Setup of run 1:
## CONV
module CONV(
	input			clk,               
	input			reset,             
	output reg		busy,	            
	input			ready,	            
	output reg[11:0]	iaddr,            
	input signed[19:0]	idata,            
	output reg 	     cwr,              
	output reg[11:0] 	caddr_wr,         
	output reg[19:0] 	cdata_wr,         
	output reg	 crd,               
	output reg[11:0]	caddr_rd,         
	input	[19:0]		cdata_rd,         
	output reg[2:0] 	csel              
);
Size in the first run: ~110 I/O pins, ~27000 um2 of cells after synthesis.
clock: 6.62 ns
lec_check: 0
abc_area: 1
cap_margin: 20
core_margin: 2
core_utilization: 70
cts_cluster_size: 72
hold_slack_margin: -0.08
slew_margin: 20
run.sh (not shown) runs the stock make flow with config.mk's settings and CLKGATE_MAP_FILE=.
As the logs show, run 1 stopped at 5_1_grt after a tool error, so it never reached the end of the flow.
## Diff of input files: run 2 against run 1
# run 1
export LEC_CHECK = 0
export ABC_AREA = 1
export CAP_MARGIN = 20
export CORE_MARGIN = 2
export CORE_UTILIZATION = 70
export CTS_CLUSTER_SIZE = 72
export HOLD_SLACK_MARGIN = -0.08
export SLEW_MARGIN = 20
create_clock -name core_clock -period 6.62 [get_ports {clk}]
# run 2
export LEC_CHECK = 0
export CAP_MARGIN = 5
export CORE_MARGIN = 2
export CORE_UTILIZATION = 70
export CTS_CLUSTER_SIZE = 37
export HOLD_SLACK_MARGIN = -0.08
export SLEW_MARGIN = 20
create_clock -name core_clock -period 6.62 [get_ports {clk}]
### Flow results
In run 2 the implementation ran to completion but is not tape-out ready, as the final checks report setup timing.
Relative to run 1, effective utilization at floorplan decreased by 0.46 points in run 2.
Relative to run 1, run 2 improves total die size.
When run 2 is set beside run 1, its weighted congestion reported at the end of routability-driven placement turns out to be about 11% smaller.
Horizontal die dimension (run 2 vs. run 1) decreases by a few percent
Relative to run 2, the following input files were edited for run 3:
# run 2
export LEC_CHECK = 0
export CAP_MARGIN = 5
export CORE_MARGIN = 2
export CORE_UTILIZATION = 70
export CTS_CLUSTER_SIZE = 37
export HOLD_SLACK_MARGIN = -0.08
export SLEW_MARGIN = 20
create_clock -name core_clock -period 6.62 [get_ports {clk}]
# run 3
export LEC_CHECK = 0
export CAP_MARGIN = 20
export CORE_MARGIN = 2
export CORE_UTILIZATION = 70
export CTS_CLUSTER_SIZE = 100
export SLEW_MARGIN = 20
create_clock -name core_clock -period 7.67 [get_ports {clk}]
Findings:
Run 2 reports its critical path startpoint as counter_kdata[1] while run 3 reports counter_kdata[0].
Changes observed in run 3 relative to run 2: count of clock-buffer cells in the layout held steady; fraction of the cycle the final worst path needs shrank by 20 points; clock transition at the registers of the reported paths held steady; global-route usage shrank by 2.7 points.
Cell area after layout delta for run 3 relative to run 2: 4.2% lower
The flow completed for run 3, but it is not clean: the layout still shows setup timing.
Run 3 improves on run 2 in wire length.
Slew at the pin with the worst max-slew slack ended up 59 ps higher on run 3 than on run 2.
Edits applied to the flow inputs when going from run 3 to run 4:
# run 3
export LEC_CHECK = 0
export CAP_MARGIN = 20
export CORE_MARGIN = 2
export CORE_UTILIZATION = 70
export CTS_CLUSTER_SIZE = 100
export SLEW_MARGIN = 20
create_clock -name core_clock -period 7.67 [get_ports {clk}]
# run 4
export LEC_CHECK = 0
export CAP_MARGIN = 20
export CORE_MARGIN = 2
export CORE_UTILIZATION = 52
export SLEW_MARGIN = 20
create_clock -name core_clock -period 6.44 [get_ports {clk}]
==> results <==
[flow] run 4 | stages: complete | final checks: fail | reason: setup timing. [compare] base=run 3 new=run 4: worst setup slack now sits lower, count of clock buffers in the final design now sits lower, global-route wire length before repair now sits higher. On synthesized netlist cell count, run 3 tracks run 4 almost exactly. From run 3 to run 4 the numbers moved as follows: instance area at placement increased by 1600 um2 relative to the old numbers, setup fix buffers added after clock tree synthesis picked up an extra 15, per-cell via count in the routed design down about 11%. Run 4 ended up with conv_sum[37] as its termination of the worst setup path; run 3 ended up with conv_sum[32].

CONV again, from the RTL that the note above started with.
export LEC_CHECK = 0
export CAP_MARGIN = 20
export CORE_ASPECT_RATIO = 0.9
export CORE_MARGIN = 8
export CORE_UTILIZATION = 22
export GPL_ROUTABILITY_DRIVEN = 0
export MAX_ROUTING_LAYER = met4
export PLACE_DENSITY = 0.51
export SETUP_SLACK_MARGIN = 0.3
export SLEW_MARGIN = 20
export TNS_END_PERCENT = 5
create_clock -name core_clock -period 8.63 [get_ports {clk}]
The baseline produced a clean layout.
==> next run, changes <==
- CORE_UTILIZATION: 22 -> 58
- CTS_CLUSTER_DIAMETER: not set -> 306
- CTS_CLUSTER_SIZE: not set -> 98
=> The new run went through all stages and came out clean; setup slack gets worse by 0.083 ns; register-to-register slack gets worse by 0.08 ns.
==> next run, changes <==
- ABC_AREA: not set -> 1
- CORE_UTILIZATION: 58 -> 27
- CTS_CLUSTER_DIAMETER: 306 -> 266
What happened:
- wire length climbs by 24%
- synthesized cell count went up by 22%
- area after synthesis rises by 4.3%
- first-iteration DRC count hardly moves
- worst setup slack improves by 0.11 ns
- non-clock buffer count goes up by 7
- clock-buffer cell count falls by 3
- design area rises by 7.8%
- die area went up by 110%
- final cell count came out higher by 41%
- via count rose by 14%
==> next run, changes <==
- ABC_AREA: 1 -> not set
- CAP_MARGIN: 20 -> 40
- CORE_UTILIZATION: 27 -> 51
- CTS_CLUSTER_DIAMETER: 266 -> 241
- CTS_CLUSTER_SIZE: 98 -> 99
- GPL_TIMING_DRIVEN: not set -> 1
- MAX_ROUTING_LAYER: met4 -> met5
- MIN_ROUTING_LAYER: not set -> met2
- SETUP_SLACK_MARGIN: 0.3 -> 2.16
- SLEW_MARGIN: 20 -> 30
Result:
- The new run went through all stages and came out clean
- hold slack gains 0.028 ns
- worst setup slack gets better by 0.15 ns
- critical path depth does not change
- sequential share of layout area grows by 0.43 points
- global-route usage rises by 23 points
==> next run, changes <==
- CAP_MARGIN: 40 -> 20
- CORE_UTILIZATION: 51 -> 22
- CTS_CLUSTER_SIZE: 99 -> not set
- GPL_ROUTABILITY_DRIVEN: 0 -> 1
- GPL_TIMING_DRIVEN: 1 -> 0
- MAX_ROUTING_LAYER: met5 -> met4
- MIN_ROUTING_LAYER: met2 -> not set
- SETUP_SLACK_MARGIN: 2.16 -> 0.3
- SLEW_MARGIN: 30 -> 0
Effect: The new run ran to the end with no violations. Setup slack is worse by 0.38 ns. Clock-buffer cell count is unchanged.
==> next run, changes <==
- CORE_ASPECT_RATIO: 0.9 -> 0.5
- CORE_UTILIZATION: 22 -> 72
- CTS_CLUSTER_DIAMETER: 241 -> 306
- CTS_CLUSTER_SIZE: not set -> 98
- GPL_ROUTABILITY_DRIVEN: 1 -> 0
- GPL_TIMING_DRIVEN: 0 -> not set
- PLACE_DENSITY: 0.51 -> 0.4
- SLEW_MARGIN: 0 -> 20
Die area falls by 67%.
Count of clock-buffer cells in the layout is unchanged.
Worst setup slack loses 0.012 ns.
Synthesized area does not change.
Utilization rises by 53 points.

Setup of run A:
CONV again, from the RTL that the note above started with.
clock: 4.98 ns
lec_check: 0
cap_margin: 20
core_margin: 2
core_utilization: 72
cts_cluster_diameter: 391
cts_cluster_size: 97
place_density: 0.38
slew_margin: 20
tns_end_percent: 10
In run A the implementation ran to completion but is not tape-out ready, as the final checks report negative setup slack.
What run B does differently from run A at the input level:
Settings: a change of CORE_UTILIZATION from 72 to 40; a deleted TNS_END_PERCENT that had been 10; a deleted CTS_CLUSTER_DIAMETER that had been 391; a deleted PLACE_DENSITY that had been 0.38; a deleted CTS_CLUSTER_SIZE that had been 97; a change of the clock period (ns, I/O delays scaled along) from 4.98 to 8.0.
[summary]
Per the final summary, run B finished and its layout is clean on timing, DRC and antenna.
Going from run A to run B, routed wire length -28%; highest clock frequency the design can meet picked up an extra 14%; met2 track utilization from global routing now smaller; first-iteration DRC count now smaller; mean number of vias per cell down 1.5.
What run C does differently from run B at the input level:
Settings: CTS_CLUSTER_SIZE newly set to 48; ABC_AREA newly set to 1.
### Flow results
Per the comparison of run C with run B, fmax up about 1.7%, smallest setup slack after layout up 0.13 ns. | growth of design area from synthesis to finish | run C vs run B | 0.44 points lower |. Run C against run B; standard-cell row count is up by a few percent.
The following lists how run D was set up differently from run C:
Settings: MAX_ROUTING_LAYER: unset -> met5; CTS_CLUSTER_SIZE: 48 -> unset; GPL_TIMING_DRIVEN: unset -> 0; CAP_MARGIN: 20 -> 5; CTS_CLUSTER_DIAMETER: unset -> 354; ABC_AREA: 1 -> unset.
==> results <==
Row non-clock buffer count: run D higher / run C lower
Cmp run D vs run C: area fraction in compound gates higher in run D
Looking at die size, run D sits below run C.

The RTL this note starts from:
==> flow/design.v <==
module CONV(
	input			clk,               
	input			reset,             
	output reg		busy,	            
	input			ready,	            
	output reg[11:0]	iaddr,            
	input signed[19:0]	idata,            
	output reg 	     cwr,              
	output reg[11:0] 	caddr_wr,         
	output reg[19:0] 	cdata_wr,         
	output reg	 crd,               
	output reg[11:0]	caddr_rd,         
	input	[19:0]		cdata_rd,         
	output reg[2:0] 	csel              
);
parameter signed bias = 40'h0013100000;    
parameter signed K0_0 = 20'h0A89E;         
parameter signed K0_1 = 20'h092D5;         
parameter signed K0_2 = 20'h06D43;         
parameter signed K0_3 = 20'h01004;         
parameter signed K0_4 = 20'hF8F71;         
parameter signed K0_5 = 20'hF6E54;         
parameter signed K0_6 = 20'hFA6D7;         
parameter signed K0_7 = 20'hFC834;         
parameter signed K0_8 = 20'hFAC19;         
parameter IDLE       = 3'd0;    
parameter READ_CONV  = 3'd1;    
parameter WRITE_L0   = 3'd2;    
parameter DELAY1     = 3'd3;    
parameter READ_L0    = 3'd4;    
parameter WRITE_L1   = 3'd5;    
parameter DELAY2     = 3'd6;    
parameter FINISH     = 3'd7;    
reg [5:0] x, y, L1_x, L1_y;             
reg [3:0] counter_kdata, counter_kaddr;   
reg [2:0] counter_layer1;	            
reg [2:0] current_state, next_state;    
reg signed [19:0] Kernel;               
reg signed [39:0] conv_sum;             
reg signed [19:0] idata_tmp;            
wire signed [39:0] data_conv;
wire signed [19:0] conv_result;
assign data_conv = Kernel * idata_tmp;              
assign conv_result[19:0] = conv_sum[35:16] + conv_sum[15];   
always@(*) begin
	case(counter_kdata)
		4'd1: Kernel = K0_0;
		4'd2: Kernel = K0_1;
		4'd3: Kernel = K0_2;
		4'd4: Kernel = K0_3;
		4'd5: Kernel = K0_4;
		4'd6: Kernel = K0_5;
		4'd7: Kernel = K0_6;
		4'd8: Kernel = K0_7;
		4'd9: Kernel = K0_8;
		default: Kernel = 0;
	endcase
end
always@(posedge clk or posedge reset) begin
	if(reset) 
		current_state <= IDLE;
	else 
		current_state <= next_state;
end
always @(*) begin
	case (current_state)
		IDLE:       next_state = (ready) ? READ_CONV : IDLE;
		READ_CONV:  next_state = (counter_kdata == 4'd10) ? WRITE_L0 : READ_CONV;  
		WRITE_L0:   next_state = DELAY1;
		DELAY1:     next_state = (x == 6'd0 && y == 6'd0) ? READ_L0 : READ_CONV;
		READ_L0:    next_state = (counter_layer1 == 3'd4) ? WRITE_L1 : READ_L0;
		WRITE_L1:   next_state = DELAY2;
		DELAY2:     next_state = (L1_x == 6'd0 && L1_y == 6'd0) ? FINISH : READ_L0;
		FINISH:     next_state = FINISH;
		default:    next_state = IDLE;
	endcase
end
always@(posedge clk or posedge reset) begin
	if(reset) begin 
		iaddr <= 12'd0;
	end else if(current_state == READ_CONV) begin 
		case(counter_kaddr)
			4'd0: iaddr <= (y-1)*64 + x-1;
			4'd1: iaddr <= (y-1)*64 + x;
			4'd2: iaddr <= (y-1)*64 + x+1;
			4'd3: iaddr <= y*64 + x-1;
			4'd4: iaddr <= y*64 + x;		 
			4'd5: iaddr <= y*64 + x+1;		
			4'd6: iaddr <= (y+1)*64 + x-1;
			4'd7: iaddr <= (y+1)*64 + x;
			4'd8: iaddr <= (y+1)*64 + x+1;
			default: iaddr <= iaddr;
		endcase
	end
end
always@(posedge clk or posedge reset) begin
	if(reset) 
		counter_kaddr <= 4'd0;
	else if(current_state == READ_CONV) 
		counter_kaddr <= counter_kaddr + 4'd1;
	else 
		counter_kaddr <= counter_kaddr;
end
always@(posedge clk or posedge reset) begin
	if(reset) 
		idata_tmp <= 0;
	else if(current_state == READ_CONV) begin
		case(counter_kdata)
			4'd0: idata_tmp <= (x == 0 || y == 0) ? 20'd0 : idata;
			4'd1: idata_tmp <= (y == 0) ? 20'd0 : idata;
			4'd2: idata_tmp <= (x == 63 || y == 0) ? 20'd0 : idata;
			4'd3: idata_tmp <= (x == 0) ? 20'd0 : idata;
			4'd4: idata_tmp <= idata;
			4'd5: idata_tmp <= (x == 63) ? 20'd0 : idata;
			4'd6: idata_tmp <= (x == 0 || y == 63) ? 20'd0 : idata;
			4'd7: idata_tmp <= (y == 63) ? 20'd0 : idata;
			4'd8: idata_tmp <= (x == 63 || y == 63) ? 20'd0 : idata;
			default: idata_tmp <= idata_tmp;
		endcase
	end 
end
always@(posedge clk or posedge reset) begin
	if(reset) 
		conv_sum <= 40'd0;
	else if(current_state == READ_CONV) begin
		if(counter_kdata == 0) 
			conv_sum <= 40'd0;
		else if(counter_kdata == 10)     
			conv_sum <= conv_sum + bias;
		else  
			conv_sum <= conv_sum + data_conv;  
	end
end
always@(posedge clk or posedge reset) begin
	if(reset) 
		busy <= 0;
	else if(ready) 
		busy <= 1; 
	else if(current_state == FINISH) 
		busy <= 0;
end
always@(posedge clk or posedge reset) begin
	if(reset) 
		cwr <= 1'd0;
	else if(current_state == WRITE_L0 || current_state == WRITE_L1)
		cwr <= 1'd1;
	else 
		cwr <= 1'd0;
end
always@(posedge clk or posedge reset) begin
	if(reset) 
		crd <= 1'd0;
	else if(current_state == READ_L0) 
		crd <= 1'd1;
	else 
		crd <= 1'd0;
end
always@(posedge clk or posedge reset) begin
	if(reset) 
		csel <= 3'b000;
	else if(current_state == WRITE_L0) 
		csel <= 3'b001;
	else if(current_state == WRITE_L1) 
		csel <= 3'b011;
	else if(current_state == READ_L0) 
		csel <= 3'b001;
	else 
		csel <= csel;
end
always@(posedge clk or posedge reset) begin
	if(reset) 
		caddr_rd <= 12'd0;
	else if(current_state == READ_L0) begin
		case(counter_layer1)
			3'd0: caddr_rd <= L1_y*64 + L1_x;
			3'd1: caddr_rd <= L1_y*64 + L1_x+1;
			3'd2: caddr_rd <= (L1_y+1)*64 + L1_x;
			3'd3: caddr_rd <= (L1_y+1)*64 + L1_x+1;
		endcase 
	end
end
always@(posedge clk or posedge reset) begin
	if(reset) 
		caddr_wr <= 0;
	else if(current_state == WRITE_L0)  
		caddr_wr <= y * 64 + x; 
	else if(current_state == WRITE_L1)  
		caddr_wr <= (L1_y/2) * 32 + (L1_x/2);  
end
reg signed [19:0] current_max;
always@(posedge clk or posedge reset) begin
	if(reset) begin
		cdata_wr <= 20'd0;
		current_max <= 20'd0; 
	end else begin
		case(current_state)
			WRITE_L0:  
				cdata_wr <= (conv_sum[39]) ? 20'd0 : conv_result;
			READ_L0: begin				
				if(counter_layer1 == 3'd1) begin	 
					current_max <= cdata_rd; 		 
				end else begin
					current_max <= (cdata_rd > current_max) ? cdata_rd : current_max;
				end
			end
			WRITE_L1: begin
				cdata_wr <= current_max;
				current_max <= 20'h00000;  
			end
			default: begin
			end
		endcase
	end
end
always@(posedge clk or posedge reset) begin
	if(reset) begin
		x <= 6'd0; 
		y <= 6'd0;
	end else if(current_state == WRITE_L0) begin
		if(x == 6'd63) begin  
			x <= 6'd0;
			y <= y + 6'd1;
		end else begin
			x <= x + 6'd1;
		end
	end
end
always@(posedge clk or posedge reset) begin
	if(reset) begin
		L1_x <= 6'd0; 
		L1_y <= 6'd0;
	end else if(current_state == WRITE_L1) begin
		if(L1_x == 6'd62) begin
			L1_x <= 0;
			L1_y <= L1_y + 2;
		end else begin
			L1_x <= L1_x + 2;
		end
	end
end
always@(posedge clk or posedge reset) begin
	if(reset) 
		counter_kdata <= 4'd0;
	else 
		counter_kdata <= counter_kaddr;
end
always@(posedge clk or posedge reset) begin
	if(reset) 
		counter_layer1 <= 0;
	else if(current_state == READ_L0) 
		counter_layer1 <= counter_layer1 + 3'd1;
	else 
		counter_layer1 <= 0;
end
endmodule
Settings: LEC_CHECK=0, ABC_AREA=1, CAP_MARGIN=20, CORE_ASPECT_RATIO=0.9, CORE_MARGIN=2, CORE_UTILIZATION=68, GPL_ROUTABILITY_DRIVEN=1, HOLD_SLACK_MARGIN=0.3, MAX_ROUTING_LAYER=met4, PLACE_DENSITY=0.51, SETUP_SLACK_MARGIN=1.52, SLEW_MARGIN=20, TNS_END_PERCENT=70; clock period 5.16 ns.
The starting point completed and failed the layout checks on negative setup slack.
Next try:
==> flow/config.mk (replaced) <==
export PLATFORM = sky130hd
export DESIGN_NAME = CONV
export DESIGN_NICKNAME = CONV
export VERILOG_FILES = /design/flow/design.v
export SDC_FILE = /design/flow/constraint.sdc
export NUM_CORES = 4
export LEC_CHECK = 0
export CAP_MARGIN = 20
export CORE_MARGIN = 2
export CORE_UTILIZATION = 65
export SLEW_MARGIN = 20
==> flow/constraint.sdc (replaced) <==
create_clock -name core_clock -period 5.45 [get_ports {clk}]
set_input_delay 1.0900 -clock core_clock [delete_from_list [all_inputs] [get_ports {clk}]]
set_output_delay 1.0900 -clock core_clock [all_outputs]
set_load 0.01 [all_outputs]
The new run ran to the end with violations: negative setup slack. Worst setup slack improved by 0.19 ns. Hold slack gets better by 0.032 ns. Wire length goes down by 26%. Via count went down by 20%. Die size is higher by 0.31%. Count of clock-buffer cells in the layout falls by 2. Sequential share of layout area grows by 1.0 points. Design area came out lower by 7.3%.
Next try:
--- a/flow/config.mk
+++ b/flow/config.mk
@@ -10 +10 @@
-export CORE_UTILIZATION = 65
+export CORE_UTILIZATION = 30
==> flow/constraint.sdc (replaced) <==
create_clock -name core_clock -period 8.79 [get_ports {clk}]
set_input_delay 1.7580 -clock core_clock [delete_from_list [all_inputs] [get_ports {clk}]]
set_output_delay 1.7580 -clock core_clock [all_outputs]
set_load 0.01 [all_outputs]
The changed run ran to the end with no violations.
Wire length came out lower by about 17%.
Cell count is higher by about 8%.
Worst setup slack is better by 3.0 ns.
Register-to-register slack improved by 3.0 ns.
Cell area came out lower by about 10%.
Global-route usage went down by 23 points.
Fmax is lower by 4.3%.
Via count decreases by about 13%.
Next try:
--- a/flow/config.mk
+++ b/flow/config.mk
@@ -7,0 +8 @@
+export ABC_AREA = 1
@@ -10 +11 @@
-export CORE_UTILIZATION = 30
+export CORE_UTILIZATION = 65
@@ -11,0 +13 @@
+export TNS_END_PERCENT = 30
==> flow/constraint.sdc (replaced) <==
create_clock -name core_clock -period 4.73 [get_ports {clk}]
set_input_delay 0.9460 -clock core_clock [delete_from_list [all_inputs] [get_ports {clk}]]
set_output_delay 0.9460 -clock core_clock [all_outputs]
set_load 0.01 [all_outputs]
The changed run finished with negative setup slack left.
Core utilization goes up by 48 points.
Cell count goes up by 11%.
Sequential share of layout area goes down by 2.2 points.
Global-route usage goes up by 29 points.
